Setup of alpha:
==> flow/design.v (excerpt) <==
module hopselection(
clk_6M, rstz, p_033us,
regi_isMaster,
ps_pagerespTO,
fk_page,
scancase,
m_half_tslot_p,
connsnewslave, connsnewmaster,
txbit_period, rxbit_period,
fkset_p,   
psackfhs, pagetxfhs, pagetmp, pagerxackfhs ,
corre_threshold,
psrxfhs_succ_p,
psrxfhs,
pstxid,
m_tslot_p, ms_tslot_p,
ps_N_incr_p,
pageAB_2Npage_count, 
Atrain,
regi_interlace_offset, regi_page_k_nudge,
regi_AFH_mode,
regi_AFH_N, regi_AFH_channel_map,
ps, gips, is, giis, page, inquiry, mpr, spr, ir, conns,
prs_clock_frozen, prm_clock_frozen,
CLK, CLKE, CLKN, BD_ADDR,
counter_isFHS,
fk,
fk_chg_p, fk_chg_p_ff,
fk_pstxid
);
Settings: LEC_CHECK=0, ABC_AREA=1, CAP_MARGIN=20, CORE_MARGIN=2, CORE_UTILIZATION=57, CTS_CLUSTER_DIAMETER=260, CTS_CLUSTER_SIZE=98, PLACE_DENSITY=0.6, SLEW_MARGIN=20; clock period 12.9 ns.
run.sh (not shown) runs the stock make flow with config.mk's settings and CLKGATE_MAP_FILE=.
From the logs: alpha reached the end of the flow and failed the layout checks with setup timing.
#### Input delta (beta over alpha)
# alpha
export LEC_CHECK = 0
export ABC_AREA = 1
export CAP_MARGIN = 20
export CORE_MARGIN = 2
export CORE_UTILIZATION = 57
export CTS_CLUSTER_DIAMETER = 260
export CTS_CLUSTER_SIZE = 98
export PLACE_DENSITY = 0.6
export SLEW_MARGIN = 20
create_clock -name core_clock -period 12.9 [get_ports {clk_6M}]
# beta
export LEC_CHECK = 0
export ABC_AREA = 1
export CAP_MARGIN = 20
export CORE_MARGIN = 2
export CORE_UTILIZATION = 69
export CTS_CLUSTER_DIAMETER = 260
export CTS_CLUSTER_SIZE = 98
export PLACE_DENSITY = 0.37
export SLEW_MARGIN = 20
create_clock -name core_clock -period 14.7 [get_ports {clk_6M}]
Notes after the runs:
- Among alpha and beta, the run that stopped before the end is beta, and it is the only one.
- beta: it failed with a tool error in global routing (5_1_grt), so there are no final results.
- Re post-synth area from yosys stat: no difference whatsoever between alpha and beta.
- Floorplan die area shrinks by more than 10% when moving from alpha to beta.
- alpha → beta: die width shows a reduction of about 9%; area after synthesis has remained practically unchanged; mean instance size in the synthesized netlist now sits at about the same level; row count -about 10%.
[inputs] gamma vs beta
# beta
export LEC_CHECK = 0
export ABC_AREA = 1
export CAP_MARGIN = 20
export CORE_MARGIN = 2
export CORE_UTILIZATION = 69
export CTS_CLUSTER_DIAMETER = 260
export CTS_CLUSTER_SIZE = 98
export PLACE_DENSITY = 0.37
export SLEW_MARGIN = 20
create_clock -name core_clock -period 14.7 [get_ports {clk_6M}]
# gamma
export LEC_CHECK = 0
export ABC_AREA = 1
export CAP_MARGIN = 20
export CORE_MARGIN = 2
export CORE_UTILIZATION = 69
export CTS_CLUSTER_DIAMETER = 260
export CTS_CLUSTER_SIZE = 98
export PLACE_DENSITY = 0.84
export SLEW_MARGIN = 20
create_clock -name core_clock -period 14.2 [get_ports {clk_6M}]
### Flow results
- Count of different cell masters after synthesis: beta vs gamma identical
- Taking beta as the reference, in gamma cell area after placement picked up an extra about 1.5%; final weighted congestion in routability-driven placement picked up an extra 6.3%.
- gamma did not finish; a tool error ended it in global routing (5_1_grt).
Setup changes, gamma to delta
# gamma
export LEC_CHECK = 0
export ABC_AREA = 1
export CAP_MARGIN = 20
export CORE_MARGIN = 2
export CORE_UTILIZATION = 69
export CTS_CLUSTER_DIAMETER = 260
export CTS_CLUSTER_SIZE = 98
export PLACE_DENSITY = 0.84
export SLEW_MARGIN = 20
create_clock -name core_clock -period 14.2 [get_ports {clk_6M}]
# delta
export LEC_CHECK = 0
export CAP_MARGIN = 0
export CORE_MARGIN = 3
export CORE_UTILIZATION = 71
export CTS_CLUSTER_DIAMETER = 42
export CTS_CLUSTER_SIZE = 37
export MAX_ROUTING_LAYER = met5
export PLACE_DENSITY = 0.57
export SETUP_SLACK_MARGIN = -1.1
export SLEW_MARGIN = 20
create_clock -name core_clock -period 14.2 [get_ports {clk_6M}]
Global placer's final weighted congestion in delta is 5.5% lower than in gamma. FAIL gamma @ global routing (5_1_grt): tool exited with error. delta: it failed with a tool error in clock tree synthesis (4_1_cts), so there are no final results. gamma → delta: area fraction in mux cells increased 14 points; area of the mapped netlist increased about 1.9%. Looking at pre-CTS worst setup slack, delta sits below gamma. In delta the instance count after placement with tap cells included turned out 517 lower than in gamma. delta reports a lower synthesized cell count than gamma does. Compared to gamma, delta has width of the die 0.75% higher. [compare] base=gamma new=delta: count of instantiated cells in the yosys netlist went down, xor-xnor portion of the synthesized cell area went up, post-synth area from yosys stat went up.
diff inputs: delta => epsilon
# delta
export LEC_CHECK = 0
export CAP_MARGIN = 0
export CORE_MARGIN = 3
export CORE_UTILIZATION = 71
export CTS_CLUSTER_DIAMETER = 42
export CTS_CLUSTER_SIZE = 37
export MAX_ROUTING_LAYER = met5
export PLACE_DENSITY = 0.57
export SETUP_SLACK_MARGIN = -1.1
export SLEW_MARGIN = 20
create_clock -name core_clock -period 14.2 [get_ports {clk_6M}]
# epsilon
export LEC_CHECK = 0
export CAP_MARGIN = 20
export CORE_MARGIN = 2
export CORE_UTILIZATION = 43
export PLACE_DENSITY = 0.6
export SLEW_MARGIN = 20
create_clock -name core_clock -period 23.1 [get_ports {clk_6M}]
[summary]
Of epsilon and delta, it is epsilon that has the higher die span in y.
The placer congestion estimate in epsilon sits 7.6% below the value recorded for delta.
epsilon finished all stages; the layout is clean.
The flow ended early for delta: it failed with a tool error in clock tree synthesis (4_1_cts).
From epsilon to delta, post-synthesis xor/xnor area fraction did not move at all.
Measured against epsilon, the die width of delta comes out at 0.79 times the reference value.

* * *

hopselection again, from the RTL that the note above started with.
==> flow/design.v (excerpt) <==
module hopselection(
clk_6M, rstz, p_033us,
regi_isMaster,
ps_pagerespTO,
fk_page,
scancase,
m_half_tslot_p,
connsnewslave, connsnewmaster,
txbit_period, rxbit_period,
fkset_p,   
psackfhs, pagetxfhs, pagetmp, pagerxackfhs ,
corre_threshold,
psrxfhs_succ_p,
psrxfhs,
pstxid,
m_tslot_p, ms_tslot_p,
ps_N_incr_p,
pageAB_2Npage_count, 
Atrain,
regi_interlace_offset, regi_page_k_nudge,
regi_AFH_mode,
regi_AFH_N, regi_AFH_channel_map,
ps, gips, is, giis, page, inquiry, mpr, spr, ir, conns,
prs_clock_frozen, prm_clock_frozen,
CLK, CLKE, CLKN, BD_ADDR,
counter_isFHS,
fk,
fk_chg_p, fk_chg_p_ff,
fk_pstxid
);
clock: 13.9 ns
lec_check: 0
cap_margin: 40
core_margin: 2
core_utilization: 70
cts_cluster_diameter: 57
cts_cluster_size: 14
setup_slack_margin: 3.71
slew_margin: 20
The first run did not get past global routing (5_1_grt) with GRT-0116.
==> next run, changes <==
==> flow/config.mk (replaced) <==
export PLATFORM = sky130hd
export DESIGN_NAME = hopselection
export DESIGN_NICKNAME = hopselection
export VERILOG_FILES = /design/flow/design.v
export SDC_FILE = /design/flow/constraint.sdc
export NUM_CORES = 4
export LEC_CHECK = 0
export CAP_MARGIN = 20
export CORE_MARGIN = 2
export CORE_UTILIZATION = 40
export PLACE_DENSITY = 0.6
export SLEW_MARGIN = 20
==> flow/constraint.sdc (replaced) <==
create_clock -name core_clock -period 25.0 [get_ports {clk_6M}]
set_input_delay 5.0000 -clock core_clock [delete_from_list [all_inputs] [get_ports {clk_6M}]]
set_output_delay 5.0000 -clock core_clock [all_outputs]
set_load 0.01 [all_outputs]
After rerunning: Now the flow produced a clean layout. Synthesized area does not change. Die area is higher by about 70%. Synthesized cell count stays the same.
==> next run, changes <==
--- a/flow/config.mk
+++ b/flow/config.mk
@@ -7,6 +7,8 @@
 export LEC_CHECK = 0
 export CAP_MARGIN = 20
-export CORE_MARGIN = 2
-export CORE_UTILIZATION = 40
-export PLACE_DENSITY = 0.6
+export CORE_MARGIN = 7
+export CORE_UTILIZATION = 68
+export CTS_CLUSTER_DIAMETER = 328
+export CTS_CLUSTER_SIZE = 100
+export SETUP_SLACK_MARGIN = -1.16
 export SLEW_MARGIN = 20
Outcome: Combinational power is about the same; maximum frequency goes down by 0.34%; clock skew came out higher by 0.0062 ns; non-clock buffer count fell by 2; hold slack improved by 0.0043 ns; sequential power barely changes; die area shrinks by 33%; setup slack got worse by 0.078 ns; final cell count goes down by 9.3%; power came out lower by 0.91%; cell area is lower by 1.8%.
==> next run, changes <==
==> flow/config.mk (replaced) <==
export PLATFORM = sky130hd
export DESIGN_NAME = hopselection
export DESIGN_NICKNAME = hopselection
export VERILOG_FILES = /design/flow/design.v
export SDC_FILE = /design/flow/constraint.sdc
export NUM_CORES = 4
export LEC_CHECK = 0
export CAP_MARGIN = 20
export CORE_ASPECT_RATIO = 0.5
export CORE_MARGIN = 2
export CORE_UTILIZATION = 59
export CTS_CLUSTER_DIAMETER = 270
export CTS_CLUSTER_SIZE = 45
export PLACE_DENSITY = 0.57
export SETUP_SLACK_MARGIN = -1.01
export SLEW_MARGIN = 20
export TNS_END_PERCENT = 15
What happened: The new run finished clean. Final area increases by 0.65%. Sequential share of layout area decreases by 0.13 points. Power stays flat. Worst setup slack degrades by 0.061 ns. Via count decreases by about 4.4%. Combinational power hardly moves.
==> next run, changes <==
==> flow/config.mk (replaced) <==
export PLATFORM = sky130hd
export DESIGN_NAME = hopselection
export DESIGN_NICKNAME = hopselection
export VERILOG_FILES = /design/flow/design.v
export SDC_FILE = /design/flow/constraint.sdc
export NUM_CORES = 4
export LEC_CHECK = 0
export CAP_MARGIN = 20
export CORE_MARGIN = 2
export CORE_UTILIZATION = 18
export GPL_ROUTABILITY_DRIVEN = 0
export PLACE_DENSITY = 0.6
export SLEW_MARGIN = 20
export TNS_END_PERCENT = 55
What happened:
- The changed run completed without violations
- global-route usage shrinks by 19 points
- power increases by 1.3%
- die area grows to 3.2 times its value
Power is estimated from default activity; no workload was simulated.
